==> v31: inputs <==
## mainModule
module mainModule(
		input clk, input reset,
		output [31:0] imem_addr, input [31:0] imem_data,
		output wb_alu_we, output [2:0] wb_alu_rd, output [31:0] wb_alu_data,
		output wb_mem_we, output [2:0] wb_mem_rd, output [7:0] wb_mem_data,
		output [3:0] flags
	);
	wire IF_flush, ID_flush, EX_flush; 
	wire pcWrite, p1_pipeline_regWrite;
	wire p2_pipeline_regWrite, p2_pipeline_stall;
	wire hu_pcWrite, hu_p1_regWrite, hu_stall;
	wire p3_pipeline_regWrite = 1'b1;
	wire [1:0]  f_mem_reg_rn_sel, f_alu_reg_rm_sel, f_alu_reg_rn_sel;	 
	wire [1:0] f_mem_reg_rd_sel;
	wire f_memStage_mem_rd_sel;
	wire [31:0] p2_pc_branchTarget, pc_jumpTarget; 
	wire [1:0] pcSrc;
	wire [15:0] p1_aluInstr, p1_memInstr;  
	wire [31:0] p1_pc_plus4;
	IFStage the_IFStage(
		clk, reset, p1_pipeline_regWrite, IF_flush, 
		pcWrite, 	p2_pc_branchTarget, pc_jumpTarget, 
		pcSrc,  
		p1_aluInstr, p1_memInstr, p1_pc_plus4,
		imem_addr, imem_data
	);
	wire p2_memRead, p2_memWrite, p2_alu_regWrite, p2_mem_regWrite, p2_flag_regWrite;
	wire p2_aluOp, p2_aluSrcB;
	wire p2_isBranch, p2_isJump; 
	wire p3_memRead, p3_memWrite, p3_alu_regWrite, p3_mem_regWrite;
	wire p4_alu_regWrite, p4_mem_regWrite;
	wire [2:0] p2_alu_rm, p2_alu_rn, p2_alu_rd, p2_mem_rn, p2_mem_rd;
	wire [2:0] p3_alu_rd, p3_mem_rd;
	wire [2:0] p4_alu_rd, p4_mem_rd;
	wire [31:0] p2_alu_reg_rm, p2_alu_reg_rn, p2_mem_reg_rn, p2_mem_reg_rd;  
	wire [31:0] p2_alu_imm, p2_memOffset;
	wire [7:0] p3_mem_reg_rd;
	wire [31:0] p3_alu_aluOut, p3_mem_address;
	wire [31:0] p4_alu_aluOut, p4_mem_memOut;
	wire [31:0] f_mem_reg_rn_1, f_mem_reg_rn_2, f_mem_reg_rn_3;	 
	wire [7:0] f_mem_reg_rd_1, f_mem_reg_rd_2, f_mem_reg_rd_3;		 
	wire [31:0] f_alu_reg_rm_1, f_alu_reg_rm_2, f_alu_reg_rm_3;	 
	wire [31:0] f_alu_reg_rn_1, f_alu_reg_rn_2, f_alu_reg_rn_3; 	 
	wire [7:0] f_memStage_mem_reg_rd;	
	assign f_mem_reg_rn_1 = p3_alu_aluOut; assign f_mem_reg_rn_2 = p4_alu_aluOut; assign f_mem_reg_rn_3 = p4_mem_memOut;
	assign f_alu_reg_rm_1 = p3_alu_aluOut; assign f_alu_reg_rm_2 = p4_alu_aluOut; assign f_alu_reg_rm_3 = p4_mem_memOut;
	assign f_alu_reg_rn_1 = p3_alu_aluOut; assign f_alu_reg_rn_2 = p4_alu_aluOut; assign f_alu_reg_rn_3 = p4_mem_memOut;
	assign f_mem_reg_rd_1 = p3_alu_aluOut[7:0]; assign f_mem_reg_rd_2 = p4_alu_aluOut[7:0]; assign f_mem_reg_rd_3 = p4_mem_memOut[7:0];
	assign f_memStage_mem_reg_rd = p4_mem_memOut[7:0];
  ...
export LEC_CHECK = 0
export CAP_MARGIN = 35
export CELL_PAD_IN_SITES_DETAIL_PLACEMENT = 1
export CELL_PAD_IN_SITES_GLOBAL_PLACEMENT = 3
export CORE_ASPECT_RATIO = 1.07
export CORE_MARGIN = 2
export CORE_UTILIZATION = 67
export CTS_CLUSTER_DIAMETER = 245
export CTS_CLUSTER_SIZE = 19
export MIN_ROUTING_LAYER = met2
export PLACE_DENSITY = 0.64
export SLEW_MARGIN = 20
create_clock -name core_clock -period 10.2 [get_ports {clk}]
run.sh (not shown) runs the stock make flow with config.mk's settings and CLKGATE_MAP_FILE=.
==> v11: changes against v31 <==
CAP_MARGIN = 20   (was 35)
CELL_PAD_IN_SITES_DETAIL_PLACEMENT = not set   (was 1)
CELL_PAD_IN_SITES_GLOBAL_PLACEMENT = not set   (was 3)
CORE_ASPECT_RATIO = not set   (was 1.07)
CORE_UTILIZATION = 30   (was 67)
CTS_CLUSTER_DIAMETER = 310   (was 245)
CTS_CLUSTER_SIZE = not set   (was 19)
MIN_ROUTING_LAYER = not set   (was met2)
PLACE_DENSITY = not set   (was 0.64)
==> flow/constraint.sdc (replaced) <==
create_clock -name core_clock -period 10.0 [get_ports {clk}]
set_input_delay 2.0000 -clock core_clock [delete_from_list [all_inputs] [get_ports {clk}]]
set_output_delay 2.0000 -clock core_clock [all_outputs]
set_load 0.01 [all_outputs]
==> v6: changes against v31 <==
CAP_MARGIN = 20   (was 35)
CELL_PAD_IN_SITES_DETAIL_PLACEMENT = not set   (was 1)
CELL_PAD_IN_SITES_GLOBAL_PLACEMENT = not set   (was 3)
CORE_ASPECT_RATIO = not set   (was 1.07)
CORE_UTILIZATION = 72   (was 67)
CTS_CLUSTER_DIAMETER = not set   (was 245)
CTS_CLUSTER_SIZE = not set   (was 19)
MIN_ROUTING_LAYER = not set   (was met2)
PLACE_DENSITY = 0.66   (was 0.64)
==> flow/constraint.sdc (replaced) <==
create_clock -name core_clock -period 5.78 [get_ports {clk}]
set_input_delay 1.1560 -clock core_clock [delete_from_list [all_inputs] [get_ports {clk}]]
set_output_delay 1.1560 -clock core_clock [all_outputs]
set_load 0.01 [all_outputs]
==> run summary <==
run metrics: post-synthesis average cell area 7.62 µm², Rows 79, Core ar. 46,500 µm², Final setup viols 4, die area 48,600 µm², Seq share, synth 0.369, Die W 221 µm, outcome finished with violations, Arr. time, crit path 6770 ps, Post-DP Area 35,500 µm², final worst-path setup slack -427 ps, most common cell in the netlist nand2_1, Die Y 221 µm, H-tree depth 3, Fail Reasons negative setup slack, delay-heaviest family, CP AND-OR/OR-AND gates, Core Density at Floorplan 0.727
The numbers above come from v6.

==> run summary <==
run metrics: outcome no timing/DRC/antenna violations, Die Y 339 µm, die area 115,000 µm², invs w/o clock 54, final worst-path setup slack 1580 ps, Post-DP Area 35,400 µm², most common cell in the netlist nand2_1, delay-heaviest family, CP simple AND/OR/NAND/NOR gates, Final setup viols 0, Rows 123, H-tree depth 3, Core Density at Floorplan 0.301, Seq share, synth 0.369, Arr. time, crit path 8970 ps
The numbers above come from v11.

==> run summary <==
yosys + openroad results -> outcome stopped before the end, Halt Stage global placement without I/O, Halt Reason [ERROR GPL-0301] Utilization 153.515 % exceeds 100%., most common cell in the netlist nand2_1, Logic family by area AND-OR/OR-AND gates, Adder-Cell Fraction of Synth Area 0.0145, Die W 221 µm, Die Y 236 µm, post-synthesis average cell area 7.62 µm², die area 52,200 µm², Seq share, synth 0.369, Core Density at Floorplan 0.674, count of unique library cells instantiated by Yosys 84
The numbers above come from v31.


* * *

==> 12-10: inputs <==
mainModule again, from the RTL that the note above started with.
export LEC_CHECK = 0
export CAP_MARGIN = 5
export CELL_PAD_IN_SITES_GLOBAL_PLACEMENT = 3
export CORE_ASPECT_RATIO = 1.34
export CORE_MARGIN = 2
export CORE_UTILIZATION = 49
export CTS_CLUSTER_DIAMETER = 315
export GPL_ROUTABILITY_DRIVEN = 1
export MIN_ROUTING_LAYER = met2
export PLACE_DENSITY_LB_ADDON = 0.29
export SLEW_MARGIN = 20
create_clock -name core_clock -period 14.0 [get_ports {clk}]
==> inputs of 03-15, as changes to 12-10 <==
CAP_MARGIN = 20   (was 5)
CELL_PAD_IN_SITES_GLOBAL_PLACEMENT = default   (was 3)
CORE_ASPECT_RATIO = default   (was 1.34)
CORE_UTILIZATION = 59   (was 49)
CTS_CLUSTER_DIAMETER = default   (was 315)
GPL_ROUTABILITY_DRIVEN = default   (was 1)
MIN_ROUTING_LAYER = default   (was met2)
PLACE_DENSITY_LB_ADDON = default   (was 0.29)
==> flow/constraint.sdc (replaced) <==
create_clock -name core_clock -period 4.58 [get_ports {clk}]
set_input_delay 0.9160 -clock core_clock [delete_from_list [all_inputs] [get_ports {clk}]]
set_output_delay 0.9160 -clock core_clock [all_outputs]
set_load 0.01 [all_outputs]
==> inputs of 07-19, as changes to 12-10 <==
CAP_MARGIN = 20   (was 5)
CELL_PAD_IN_SITES_GLOBAL_PLACEMENT = default   (was 3)
CORE_ASPECT_RATIO = default   (was 1.34)
CORE_UTILIZATION = 40   (was 49)
CTS_CLUSTER_DIAMETER = default   (was 315)
GPL_ROUTABILITY_DRIVEN = default   (was 1)
MIN_ROUTING_LAYER = default   (was met2)
PLACE_DENSITY = 0.6   (was default)
PLACE_DENSITY_LB_ADDON = default   (was 0.29)
SETUP_SLACK_MARGIN = 0.43   (was default)
==> flow/constraint.sdc (replaced) <==
create_clock -name core_clock -period 8.25 [get_ports {clk}]
set_input_delay 1.6500 -clock core_clock [delete_from_list [all_inputs] [get_ports {clk}]]
set_output_delay 1.6500 -clock core_clock [all_outputs]
set_load 0.01 [all_outputs]
==> flow_metrics.env <==
# source this file to load flow results
export IMPL_grt_overflow=0
export IMPL_run_status="complete, no violations"
export IMPL_design_core_area_um2=83600
export IMPL_die_height_um=295
export IMPL_num_rows=106
export IMPL_hold_buffers=0
Source of the figures above: 07-19

==> flow_metrics.env <==
# yosys + openroad results
export IMPL_ys_sh_mux=0.0410
export IMPL_haltStage="global placement without I/O (3_1_place_gp_skip_io)"
export IMPL_run_status="did not finish"
export IMPL_top_area_frac=0.369
export IMPL_adder_share=0.0145
export IMPL_num_rows=111
export IMPL_stop_error="[ERROR FLW-0024] Place density exceeds 1.0 (current PLACE_DENSITY_LB_ADDON =  0.29). Please check if the value of  PLACE_DENSITY_LB_ADDON is between 0 and 0.99."
Source of the figures above: 12-10

==> flow_metrics.env <==
# source this file to load flow results
export IMPL_grt_overflow=0
export IMPL_use_met3=0.0922
export IMPL_design_core_area_um2=56500
export IMPL_die_height_um=243
export IMPL_so_faults="negative setup slack"
export IMPL_setup_viol=23
export IMPL_run_status="complete, but fails checks"
export IMPL_setup_slack_ns=-1.38
Source of the figures above: 03-15


* * *

==> inputs of job 1623 <==
Starting RTL as in the previous note.
Settings: LEC_CHECK=0, CAP_MARGIN=20, CELL_PAD_IN_SITES_GLOBAL_PLACEMENT=0, CORE_MARGIN=2, CORE_UTILIZATION=70, CTS_CLUSTER_DIAMETER=245, MAX_ROUTING_LAYER=met4, MIN_ROUTING_LAYER=met1, PLACE_DENSITY=0.64, SLEW_MARGIN=20; clock period 4.82 ns.
==> inputs of job 7724, as changes to job 1623 <==
- CELL_PAD_IN_SITES_GLOBAL_PLACEMENT: 0 -> not set
- CORE_UTILIZATION: 70 -> 37
- CTS_CLUSTER_DIAMETER: 245 -> not set
- MAX_ROUTING_LAYER: met4 -> not set
- MIN_ROUTING_LAYER: met1 -> not set
- PLACE_DENSITY: 0.64 -> 0.6
==> flow/constraint.sdc (replaced) <==
create_clock -name core_clock -period 11.1 [get_ports {clk}]
set_input_delay 2.2200 -clock core_clock [delete_from_list [all_inputs] [get_ports {clk}]]
set_output_delay 2.2200 -clock core_clock [all_outputs]
set_load 0.01 [all_outputs]
==> inputs of job 3637, as changes to job 1623 <==
- CELL_PAD_IN_SITES_GLOBAL_PLACEMENT: 0 -> not set
- CORE_UTILIZATION: 70 -> 47
- CTS_CLUSTER_DIAMETER: 245 -> not set
- MAX_ROUTING_LAYER: met4 -> not set
- MIN_ROUTING_LAYER: met1 -> not set
- PLACE_DENSITY: 0.64 -> 0.6
==> flow/constraint.sdc (replaced) <==
create_clock -name core_clock -period 8.25 [get_ports {clk}]
set_input_delay 1.6500 -clock core_clock [delete_from_list [all_inputs] [get_ports {clk}]]
set_output_delay 1.6500 -clock core_clock [all_outputs]
set_load 0.01 [all_outputs]
==> inputs of job 9042, as changes to job 1623 <==
- CORE_UTILIZATION: 70 -> 72
- SETUP_SLACK_MARGIN: not set -> 1.57
==> flow/constraint.sdc (replaced) <==
create_clock -name core_clock -period 5.95 [get_ports {clk}]
set_input_delay 1.1900 -clock core_clock [delete_from_list [all_inputs] [get_ports {clk}]]
set_output_delay 1.1900 -clock core_clock [all_outputs]
set_load 0.01 [all_outputs]
==> results <==
Job 9042 finished but failed the layout checks on setup timing. Job 3637 finished clean. Job 7724 went through all stages and came out clean. Job 1623 produced a layout that fails on setup timing.
In job 1623 the worst setup slack is lower than in job 7724, by 3.8 ns.
Clock skew: job 3637 < job 9042 < job 1623 < job 7724.
Register-to-register slack: job 7724 is better than job 9042 (3.1 ns).
The highest fmax belongs to job 1623, the lowest to job 7724.
In job 7724 the design area is lower than in job 9042, by about 3.3%.
Between job 9042 and job 1623, the lower die size is in job 9042 (gap about 2.7%, measured against job 1623).
Against job 7724, the clock power of job 1623 is larger by 110%.
Sequential share of layout area, highest first: job 3637, job 7724, job 9042, job 1623.
Against job 1623, the routed wire length of job 9042 is smaller by about 0.4%.

* * *

==> inputs of xenon <==
Starting RTL as in the previous note.
Settings: LEC_CHECK=0, CAP_MARGIN=20, CORE_MARGIN=2, CORE_UTILIZATION=72, CTS_CLUSTER_SIZE=31, PLACE_DENSITY_LB_ADDON=0.0, SETUP_SLACK_MARGIN=1.7, SLEW_MARGIN=20; clock period 5.92 ns.
==> inputs of amber, as changes to xenon <==
- CAP_MARGIN: 20 -> 5
- CORE_UTILIZATION: 72 -> 40
- CTS_CLUSTER_DIAMETER: not set -> 188
- CTS_CLUSTER_SIZE: 31 -> not set
- PLACE_DENSITY: not set -> 0.6
- PLACE_DENSITY_LB_ADDON: 0.0 -> not set
- SETUP_SLACK_MARGIN: 1.7 -> not set
==> flow/constraint.sdc (replaced) <==
create_clock -name core_clock -period 10.0 [get_ports {clk}]
set_input_delay 2.0000 -clock core_clock [delete_from_list [all_inputs] [get_ports {clk}]]
set_output_delay 2.0000 -clock core_clock [all_outputs]
set_load 0.01 [all_outputs]
==> git commit body <==
Add synthesis and place-and-route results

- Outcome: failed layout checks
- Fail Reasons: setup timing
- Area growth from synthesis to layout: 16.3%
* Achievable clock frequency: 164 MHz
- The end-of-flow timing check tallies setup violations at 4.
* Smallest setup slack after layout: -182 ps
Source of the figures above: xenon

==> git commit body <==
Add synthesis and place-and-route results

- Outcome: finished clean
* Leading power group: combinational logic
- The final layout report lists a clock buffer count of 103.
* Achievable clock frequency: 124 MHz
- Commonest cells in the synthesized netlist: nand2_1, dfxtp_1, a21oi_1
- Endpoints with negative setup slack in the final report add up to 0.
- Area growth from synthesis to layout: 10.1%
- GR Overflow Total: 0
- Smallest setup slack after layout: 1940 ps
Source of the figures above: amber


* * *

==> branch quartz <==
mainModule again, from the RTL that the note above started with.
Settings: LEC_CHECK=0, CAP_MARGIN=20, CORE_MARGIN=2, CORE_UTILIZATION=72, CTS_CLUSTER_DIAMETER=373, CTS_CLUSTER_SIZE=14, PLACE_DENSITY_LB_ADDON=0.08, SETUP_SLACK_MARGIN=0.5, SLEW_MARGIN=20; clock period 5.61 ns.
==> inputs of branch lagoon, as changes to branch quartz <==
- CORE_ASPECT_RATIO: not set -> 1.07
- CORE_UTILIZATION: 72 -> 40
- CTS_CLUSTER_DIAMETER: 373 -> 380
- CTS_CLUSTER_SIZE: 14 -> 13
- HOLD_SLACK_MARGIN: not set -> -0.08
- PLACE_DENSITY_LB_ADDON: 0.08 -> not set
- SETUP_SLACK_MARGIN: 0.5 -> not set
==> flow/constraint.sdc (replaced) <==
create_clock -name core_clock -period 10.0 [get_ports {clk}]
set_input_delay 2.0000 -clock core_clock [delete_from_list [all_inputs] [get_ports {clk}]]
set_output_delay 2.0000 -clock core_clock [all_outputs]
set_load 0.01 [all_outputs]
==> comparison table <==
metric	branch lagoon	branch quartz
Total instance count after detailed placement	5260	4944
Core Footprint	83820 um^2	46460 um^2
Status	finished clean	complete, but fails checks
Layout check failures	-	setup timing
Total sequential power	0.00309 W	0.00561 W
Number of buffers and inverters on the critical path	2	5
Setup Skew	27.10 ps	34.49 ps
Hold worst-path end	theIDStage.flag_register.reg_flag_v.d0.q	theIDStage.p2.reg_mem_regWrite.d0.q
GR Layer Usage met3	0.05202	0.1644
Power Density	237.0 nW/um^2	417.9 nW/um^2
Violation count after the first detailed-route iteration	3634	6387
Antenna violations before repair	1	6
Reg2Reg Setup Slack	1900 ps	-270 ps
Overall power after layout	0.008602 W	0.01601 W
Placed wire-length estimate after detailed placement	83960 um	79470 um
Average via count per standard cell	6.197	7.251
Peak supply drop	0.0001537 V	0.0005077 V
Hold path startpoint	theMEMStage.p4.reg_flag_v.d0.q	theIDStage.p2.reg_mem_regWrite.d0.q
Die area	86730 um^2	48630 um^2
Cell resize tally after clock tree synthesis	0	81
Power and IR drop assume default switching activity.
